Setup of v39:
==> flow/design.v <==
`timescale 1ns / 1ps
module apb_master #(parameter DATA_WIDTH = 32, parameter ADDR_WIDTH = 32) (
		output 					PSEL,
		output 					PENABLE,
		output  [ADDR_WIDTH-1:0] PADDR,
		output  [DATA_WIDTH-1:0]	PWRDATA,
		output  					PWRITE,
		output  [DATA_WIDTH-1:0]	PRDATA_o,
		input  [DATA_WIDTH-1:0]	PRDATA,
		input  [DATA_WIDTH-1:0] data_i,
		input  [ADDR_WIDTH-1:0]	addr_i,
		input 					PCLK,
		input 					PRESETn,
		input 					PREADY,
		input 					evnt_trig_i,
		input 					pwrite_i
);
parameter IDLE = 2'd0;
parameter SETUP = 2'd1;
parameter ACCESS = 2'd2;
reg [1:0]	state, next_state;
always@(posedge PCLK) begin
	if(!PRESETn)
		state <= IDLE ;
	else
		state <= next_state ;
end
always@(*) begin
	case(state)
		IDLE : begin
			if (evnt_trig_i)
				next_state <= SETUP ;
			else 
				next_state <= IDLE;
		end
		SETUP : next_state <= ACCESS;
		ACCESS : begin
			if(PREADY)
				next_state <= IDLE ;
			else 
				next_state <= ACCESS ;
		end
		default : next_state <= IDLE ;
	endcase
end
assign PSEL = PRESETn ? (state != IDLE) : 1'b0;
assign PENABLE = (state == ACCESS) ;
assign PWRITE = pwrite_i;
assign PWRDATA = data_i;
assign PADDR = addr_i;
assign PRDATA_o = PRDATA;
endmodule
`timescale 1ns / 1ps
module APB_slave #( parameter DATA_WIDTH = 32, parameter ADDR_WIDTH = 32)(
    output  reg [DATA_WIDTH-1:0] PRDATA,
    output                       PREADY_o,
    input                    PREADY,
    input   [DATA_WIDTH-1:0] PWRDATA, 
    input   [ADDR_WIDTH-1:0] PADDR,
    input                    PCLK,
    input                    PRESETn,
    input                    PWRITE,
    input                    PENABLE,
    input                    PSEL
    );
    parameter  IDLE   = 2'd0, SETUP = 2'd1, ACCESS =2'd2;
    reg [DATA_WIDTH-1:0]    APB_MEM [ADDR_WIDTH-1:0];
    reg [1:0] prsnt_state , next_state ;
    always@(posedge PCLK , negedge PRESETn) begin   
        if(!PRESETn)
            prsnt_state <= IDLE ;
        else 
            prsnt_state <= next_state ;
    end
   always@(* ) begin
        next_state <= prsnt_state;
        case (prsnt_state)
            IDLE : begin
                if(PSEL )
                    next_state <= SETUP;        
                else 
                    next_state <= IDLE;
            end
            SETUP : begin
                if(PENABLE)
                    next_state <= ACCESS;
                else 
                    next_state <= IDLE;
            end
            ACCESS : begin
                if(PREADY) begin
                    if(!PSEL) 
                        next_state <= IDLE ;
                    else
                        next_state <= SETUP ;
                end
                else 
                    next_state <= ACCESS;
            end
            default : next_state <= IDLE;
        endcase
   end
   always@(*) begin
         if(!PRESETn)
            PRDATA = 32'd0;
         else begin
            if((next_state == ACCESS) && !PWRITE && (PADDR < ADDR_WIDTH))
                PRDATA = APB_MEM[PADDR];
            else 
                PRDATA = 32'd0;    
         end
   end
   always@(posedge PCLK) begin
         if((next_state == ACCESS) && PWRITE && (PADDR < ADDR_WIDTH))
            APB_MEM[PADDR] <= PWRDATA ;
   end
   assign PREADY_o = PREADY ;
endmodule
`timescale 1ns / 1ps
module apb_top #(parameter DATA_WIDTH = 32 , parameter ADDR_WIDTH = 32) (
		output [DATA_WIDTH-1:0]	PRDATA_o,
		input 					PCLK_i,
		input 					PRESETn_i,
		input [DATA_WIDTH-1:0]	PWRDATA_i,
		input [ADDR_WIDTH-1:0]	PADDR_i,
		input 					PWRITE_i,
		input 					PREADY_i,
		input 					EVENT_i
);
	wire [DATA_WIDTH-1:0]	p_rd_intr, pwrdata_intr, paddr_intr;
	wire 					p_ready_intr, psel_intr, pena_intr, pwrite_intr;				
	apb_master  #(.DATA_WIDTH(DATA_WIDTH), .ADDR_WIDTH(ADDR_WIDTH))  master_inst(
		.PCLK(PCLK_i),
		.PRESETn(PRESETn_i),
		.evnt_trig_i(EVENT_i),
		.data_i(PWRDATA_i),
		.addr_i(PADDR_i),
		.pwrite_i(PWRITE_i),
		.PRDATA(p_rd_intr),
		.PREADY(p_ready_intr),
		.PSEL(psel_intr),
		.PENABLE(pena_intr),
		.PADDR(paddr_intr),
		.PWRDATA(pwrdata_intr),
		.PWRITE(pwrite_intr),
		.PRDATA_o(PRDATA_o)
	);
	APB_slave #(.DATA_WIDTH(DATA_WIDTH), .ADDR_WIDTH(ADDR_WIDTH)) slave_inst(
		.PREADY(PREADY_i),
		.PWRDATA(pwrdata_intr), 
		.PADDR(paddr_intr),
		.PCLK(PCLK_i),
		.PRESETn(PRESETn_i),
		.PWRITE(pwrite_intr),
		.PENABLE(pena_intr),
		.PSEL(psel_intr),
		.PRDATA(p_rd_intr),
		.PREADY_o(p_ready_intr)
	);
endmodule
make LEC_CHECK=0 CAP_MARGIN=20 CORE_ASPECT_RATIO=1.43 CORE_MARGIN=2 CORE_UTILIZATION=52 MIN_ROUTING_LAYER=met1 SETUP_SLACK_MARGIN=1.03 SLEW_MARGIN=30 finish   # period 4.83 ns
run.sh (not shown) runs the stock make flow with config.mk's settings and CLKGATE_MAP_FILE=.
v39 reached the final stage; the timing, DRC and antenna checks on its layout passed.
Inputs modified between v39 and v8:
==> flow/config.mk <==
export PLATFORM = sky130hd
export DESIGN_NAME = apb_top
export DESIGN_NICKNAME = apb_top
export VERILOG_FILES = /design/flow/design.v
export SDC_FILE = /design/flow/constraint.sdc
export NUM_CORES = 4
export LEC_CHECK = 0
export ABC_AREA = 1
export CAP_MARGIN = 20
export CELL_PAD_IN_SITES_DETAIL_PLACEMENT = 0
export CORE_MARGIN = 2
export CORE_UTILIZATION = 40
export GPL_TIMING_DRIVEN = 0
export SETUP_SLACK_MARGIN = 0.63
export SLEW_MARGIN = 20
==> flow/constraint.sdc <==
create_clock -name core_clock -period 6.0 [get_ports {PCLK_i}]
set_input_delay 1.2000 -clock core_clock [delete_from_list [all_inputs] [get_ports {PCLK_i}]]
set_output_delay 1.2000 -clock core_clock [all_outputs]
set_load 0.01 [all_outputs]
## What came out
Relative to v39, overall power after layout decreased by about 14% in v8. Count of plain and timing-repair buffers in the layout: v8 vs v39 up 13. Summary — global-route usage, v8 relative to v39: lower, by 2.9 points. v8 has overall die height above what v39 had. The setup slack number comes out higher for v39 vs v8. Total instance count after detailed placement was higher in v8 than in v39. Number of buffer cells added on primary ports across v39 and v8: no real change. Worst vdd rail ir drop: lower on v8.
Input-level comparison between v50 and v8:
==> flow/config.mk <==
export PLATFORM = sky130hd
export DESIGN_NAME = apb_top
export DESIGN_NICKNAME = apb_top
export VERILOG_FILES = /design/flow/design.v
export SDC_FILE = /design/flow/constraint.sdc
export NUM_CORES = 4
export LEC_CHECK = 0
export ABC_AREA = 0
export CAP_MARGIN = 5
export CORE_MARGIN = 2
export CORE_UTILIZATION = 72
export CTS_CLUSTER_DIAMETER = 284
export PLACE_DENSITY = 0.38
export SETUP_SLACK_MARGIN = 0.93
export SLEW_MARGIN = 20
==> flow/constraint.sdc <==
create_clock -name core_clock -period 3.12 [get_ports {PCLK_i}]
set_input_delay 0.6240 -clock core_clock [delete_from_list [all_inputs] [get_ports {PCLK_i}]]
set_output_delay 0.6240 -clock core_clock [all_outputs]
set_load 0.01 [all_outputs]
Findings:
v50 has area share of buffers outside the clock network above what v8 had.
v50 vs. v8: non-clock buffer count rose 47%; sum of met3 wire segment lengths after detailed routing rose about 43%; via count fell 5852; minimum setup slack after placement fell 0.99 ns.
On synthesized area: between v8 and v50, it ends up higher for v8.
Ran to the end and failed final checks on negative setup slack: v50.
v50 vs v8 — sequential share of layout area rose 2.4 points.
Between v8 and v50, the flow reports synthesized netlist cell count decreasing by more than half.

---

## run A
RTL: the design.v shown in full above, as it stands there.
==> flow/config.mk <==
export PLATFORM = sky130hd
export DESIGN_NAME = apb_top
export DESIGN_NICKNAME = apb_top
export VERILOG_FILES = /design/flow/design.v
export SDC_FILE = /design/flow/constraint.sdc
export NUM_CORES = 4
export LEC_CHECK = 0
export ABC_AREA = 1
export CAP_MARGIN = 5
export CELL_PAD_IN_SITES_GLOBAL_PLACEMENT = 2
export CORE_ASPECT_RATIO = 0.55
export CORE_MARGIN = 2
export CORE_UTILIZATION = 44
export SLEW_MARGIN = 10
==> flow/constraint.sdc <==
create_clock -name core_clock -period 6.0 [get_ports {PCLK_i}]
set_input_delay 1.2000 -clock core_clock [delete_from_list [all_inputs] [get_ports {PCLK_i}]]
set_output_delay 1.2000 -clock core_clock [all_outputs]
set_load 0.01 [all_outputs]
No stage failed in run A, and the final checks on the layout all came back clean.
[inputs] run B vs run A
# run A
export LEC_CHECK = 0
export ABC_AREA = 1
export CAP_MARGIN = 5
export CELL_PAD_IN_SITES_GLOBAL_PLACEMENT = 2
export CORE_ASPECT_RATIO = 0.55
export CORE_MARGIN = 2
export CORE_UTILIZATION = 44
export SLEW_MARGIN = 10
create_clock -name core_clock -period 6.0 [get_ports {PCLK_i}]
# run B
export LEC_CHECK = 0
export ABC_AREA = 0
export CAP_MARGIN = 5
export CORE_MARGIN = 2
export CORE_UTILIZATION = 72
export CTS_CLUSTER_DIAMETER = 388
export PLACE_DENSITY = 0.65
export SETUP_SLACK_MARGIN = -0.07
export SLEW_MARGIN = 20
create_clock -name core_clock -period 3.12 [get_ports {PCLK_i}]
Notes after the runs:
The layout from run B, despite a flow that completed every stage, fails the layout checks, with the failing checks listed as setup timing.
Sort run A and run B by area fraction in mux cells desc -> top: run B
Looking at worst setup path endpoint, the PRDATA_o[6] result is from run B; the PRDATA_o[19] one comes from run A.
Run B reports its first element of the critical path as PADDR_i[2] while run A reports PADDR_i[0].
Run B vs run A: number of distinct library cells after synthesis up
Relative to run A, clock network power consumption increased by 88% in run B.
Relative to run B, the following input files were edited for run C:
# run B
export LEC_CHECK = 0
export ABC_AREA = 0
export CAP_MARGIN = 5
export CORE_MARGIN = 2
export CORE_UTILIZATION = 72
export CTS_CLUSTER_DIAMETER = 388
export PLACE_DENSITY = 0.65
export SETUP_SLACK_MARGIN = -0.07
export SLEW_MARGIN = 20
create_clock -name core_clock -period 3.12 [get_ports {PCLK_i}]
# run C
export LEC_CHECK = 0
export CAP_MARGIN = 20
export CORE_MARGIN = 2
export CORE_UTILIZATION = 28
export SLEW_MARGIN = 20
create_clock -name core_clock -period 8.26 [get_ports {PCLK_i}]
--- outcome ---
Run C finished every step from synthesis to the final layout, and the layout passed the timing, DRC and antenna checks.
From run B to run C the numbers moved as follows: worst hold slack higher; area overhead of the layout relative to synthesis lower; non-filler instance count after layout higher; utilization lower; max-slew headroom at the worst pin lower.
Compared to run B, run C shows a wider setup margin.
Delta (run C minus run B): global placement routability congestion decreased 13%, routed length on met2 decreased about 4.6%, critical path depth decreased 3.

---

Starts from the design.v that is shown in full above.
export LEC_CHECK = 0
export CAP_MARGIN = 20
export CORE_ASPECT_RATIO = 0.72
export CORE_MARGIN = 2
export CORE_UTILIZATION = 72
export CTS_CLUSTER_DIAMETER = 377
export MIN_ROUTING_LAYER = met1
export PLACE_DENSITY_LB_ADDON = 0.08
export SLEW_MARGIN = 30
create_clock -name core_clock -period 3.13 [get_ports {PCLK_i}]
The baseline completed and failed the layout checks on setup timing.
Rerun with:
==> flow/config.mk (replaced) <==
export PLATFORM = sky130hd
export DESIGN_NAME = apb_top
export DESIGN_NICKNAME = apb_top
export VERILOG_FILES = /design/flow/design.v
export SDC_FILE = /design/flow/constraint.sdc
export NUM_CORES = 4
export LEC_CHECK = 0
export CAP_MARGIN = 20
export CORE_MARGIN = 2
export CORE_UTILIZATION = 40
export SLEW_MARGIN = 20
==> flow/constraint.sdc (replaced) <==
create_clock -name core_clock -period 6.0 [get_ports {PCLK_i}]
set_input_delay 1.2000 -clock core_clock [delete_from_list [all_inputs] [get_ports {PCLK_i}]]
set_output_delay 1.2000 -clock core_clock [all_outputs]
set_load 0.01 [all_outputs]
Effect:
- With this change the flow passed the timing, DRC and antenna checks
- worst setup slack gains 1.1 ns
- design area goes down by a few percent
- sequential power came out lower by well over a third
- synthesized cell count is unchanged
- die area increases by well over a third
Rerun with:
--- a/flow/config.mk
+++ b/flow/config.mk
@@ -8,4 +8,6 @@
 export CAP_MARGIN = 20
 export CORE_MARGIN = 2
-export CORE_UTILIZATION = 40
+export CORE_UTILIZATION = 72
+export PLACE_DENSITY = 0.65
+export SETUP_SLACK_MARGIN = 0.73
 export SLEW_MARGIN = 20
==> flow/constraint.sdc (replaced) <==
create_clock -name core_clock -period 3.11 [get_ports {PCLK_i}]
set_input_delay 0.6220 -clock core_clock [delete_from_list [all_inputs] [get_ports {PCLK_i}]]
set_output_delay 0.6220 -clock core_clock [all_outputs]
set_load 0.01 [all_outputs]
=> The new run finished with setup timing left. Via count is higher by about 20%. Synthesized cell count does not change. Wire length grows by about 23%. Combinational power came out higher to 2.5 times its value. Total power went up by 92%. Design area came out higher by about 7%. Utilization rises by 44 points.
Rerun with:
--- a/flow/config.mk
+++ b/flow/config.mk
@@ -9,5 +9,4 @@
 export CORE_MARGIN = 2
 export CORE_UTILIZATION = 72
-export PLACE_DENSITY = 0.65
-export SETUP_SLACK_MARGIN = 0.73
+export PLACE_DENSITY_LB_ADDON = 0.13
 export SLEW_MARGIN = 20
==> flow/constraint.sdc (replaced) <==
create_clock -name core_clock -period 1.6 [get_ports {PCLK_i}]
set_input_delay 0.3200 -clock core_clock [delete_from_list [all_inputs] [get_ports {PCLK_i}]]
set_output_delay 0.3200 -clock core_clock [all_outputs]
set_load 0.01 [all_outputs]
Effect: Now the flow stopped in global routing (5_1_grt); synthesized area does not change; die size is unchanged; synthesized cell count stays the same.
Rerun with:
--- a/flow/config.mk
+++ b/flow/config.mk
@@ -6,7 +6,10 @@
 export NUM_CORES = 4
 export LEC_CHECK = 0
+export ABC_AREA = 1
 export CAP_MARGIN = 20
 export CORE_MARGIN = 2
 export CORE_UTILIZATION = 72
-export PLACE_DENSITY_LB_ADDON = 0.13
+export CTS_CLUSTER_DIAMETER = 351
+export CTS_CLUSTER_SIZE = 10
+export SETUP_SLACK_MARGIN = 0.94
 export SLEW_MARGIN = 20
==> flow/constraint.sdc (replaced) <==
create_clock -name core_clock -period 3.17 [get_ports {PCLK_i}]
set_input_delay 0.6340 -clock core_clock [delete_from_list [all_inputs] [get_ports {PCLK_i}]]
set_output_delay 0.6340 -clock core_clock [all_outputs]
set_load 0.01 [all_outputs]
After rerunning:
- With this change the flow completed, yet does not pass: setup timing
- synthesized area rises by roughly a tenth
- die size rises by roughly a tenth
- synthesized cell count rises by well over a third

---

Starts from the design.v that is shown in full above.
Settings: LEC_CHECK=0, ABC_AREA=0, CAP_MARGIN=20, CORE_ASPECT_RATIO=0.95, CORE_MARGIN=2, CORE_UTILIZATION=72, CTS_CLUSTER_DIAMETER=237, MIN_ROUTING_LAYER=met1, PLACE_DENSITY_LB_ADDON=0.08, SETUP_SLACK_MARGIN=0.93, SLEW_MARGIN=30; clock period 3.13 ns.
The starting point ran to the end with violations: setup timing.
==> next run, changes <==
- ABC_AREA: 0 -> not set
- CORE_ASPECT_RATIO: 0.95 -> not set
- CORE_UTILIZATION: 72 -> 40
- CTS_CLUSTER_DIAMETER: 237 -> not set
- MIN_ROUTING_LAYER: met1 -> not set
- PLACE_DENSITY_LB_ADDON: 0.08 -> not set
- SETUP_SLACK_MARGIN: 0.93 -> not set
- SLEW_MARGIN: 30 -> 20
- clock period: 3.13 -> 5.6 ns (I/O delays scaled with it)
Effect: Now the flow produced a clean layout. Hold slack is better by 0.26 ns. Via count fell by 19%. Setup slack improved by 0.75 ns. Wire length shrinks by 24%. Count of clock-buffer cells in the layout rose by 22. Design area drops by 6.3%. Sequential power is lower by 44%. Clock power shrinks by 44%. Critical path depth stays the same.
==> next run, changes <==
- CAP_MARGIN: 20 -> 0
- CELL_PAD_IN_SITES_GLOBAL_PLACEMENT: not set -> 2
- CORE_UTILIZATION: 40 -> 59
- GPL_TIMING_DRIVEN: not set -> 1
- PLACE_DENSITY_LB_ADDON: not set -> 0.23
- clock period: 5.6 -> 8.88 ns (I/O delays scaled with it)
What happened:
- die area is lower by about 30%
- synthesized area stays the same
- cell count falls by about 13%
- worst setup slack gains 0.97 ns
- sequential power decreases by 37%
- hold slack barely changes
- wire length drops by about 6%
- first-iteration DRC count climbs by about 24%
- total power fell by 39%
- core utilization went up by 20 points
- register-to-register slack gets better by 3.0 ns
==> next run, changes <==
- CAP_MARGIN: 0 -> 5
- CELL_PAD_IN_SITES_GLOBAL_PLACEMENT: 2 -> not set
- CORE_UTILIZATION: 59 -> 72
- CTS_CLUSTER_DIAMETER: not set -> 90
- GPL_TIMING_DRIVEN: 1 -> not set
- PLACE_DENSITY: not set -> 0.65
- PLACE_DENSITY_LB_ADDON: 0.23 -> not set
- SETUP_SLACK_MARGIN: not set -> 0.76
- clock period: 8.88 -> 3.12 ns (I/O delays scaled with it)
Outcome: With this change the flow completed, yet does not pass: setup timing. Power came out higher to 2.9 times its value. Register-to-register slack gets worse by 6.0 ns. Via count rose by about 24%.
==> next run, changes <==
- ABC_AREA: not set -> 1
- CAP_MARGIN: 5 -> 20
- CORE_ASPECT_RATIO: not set -> 0.95
- CTS_CLUSTER_DIAMETER: 90 -> 237
- MIN_ROUTING_LAYER: not set -> met1
- PLACE_DENSITY: 0.65 -> not set
- PLACE_DENSITY_LB_ADDON: not set -> 0.08
- SETUP_SLACK_MARGIN: 0.76 -> not set
- SLEW_MARGIN: 20 -> 30
- clock period: 3.12 -> 3.13 ns (I/O delays scaled with it)
The changed run finished but failed the layout checks on setup timing.
Utilization goes down by 5.3 points.
Final area increases by 4.7%.
Wire length drops by 4.1%.
Clock-buffer cell count increases by 1.
==> next run, changes <==
- CAP_MARGIN: 20 -> 5
- CORE_ASPECT_RATIO: 0.95 -> not set
- CTS_CLUSTER_DIAMETER: 237 -> 95
- MIN_ROUTING_LAYER: met1 -> not set
- PLACE_DENSITY: not set -> 0.65
- PLACE_DENSITY_LB_ADDON: 0.08 -> not set
- SETUP_SLACK_MARGIN: not set -> -0.28
- SLEW_MARGIN: 30 -> 20
- clock period: 3.13 -> 3.12 ns (I/O delays scaled with it)
The changed run completed, yet does not pass: setup timing.
Worst setup slack gets worse by 0.15 ns.
Clock-buffer cell count rose by 2.
Via count fell by a few percent.
No activity file was given, so power comes from the tool's default toggle rates.
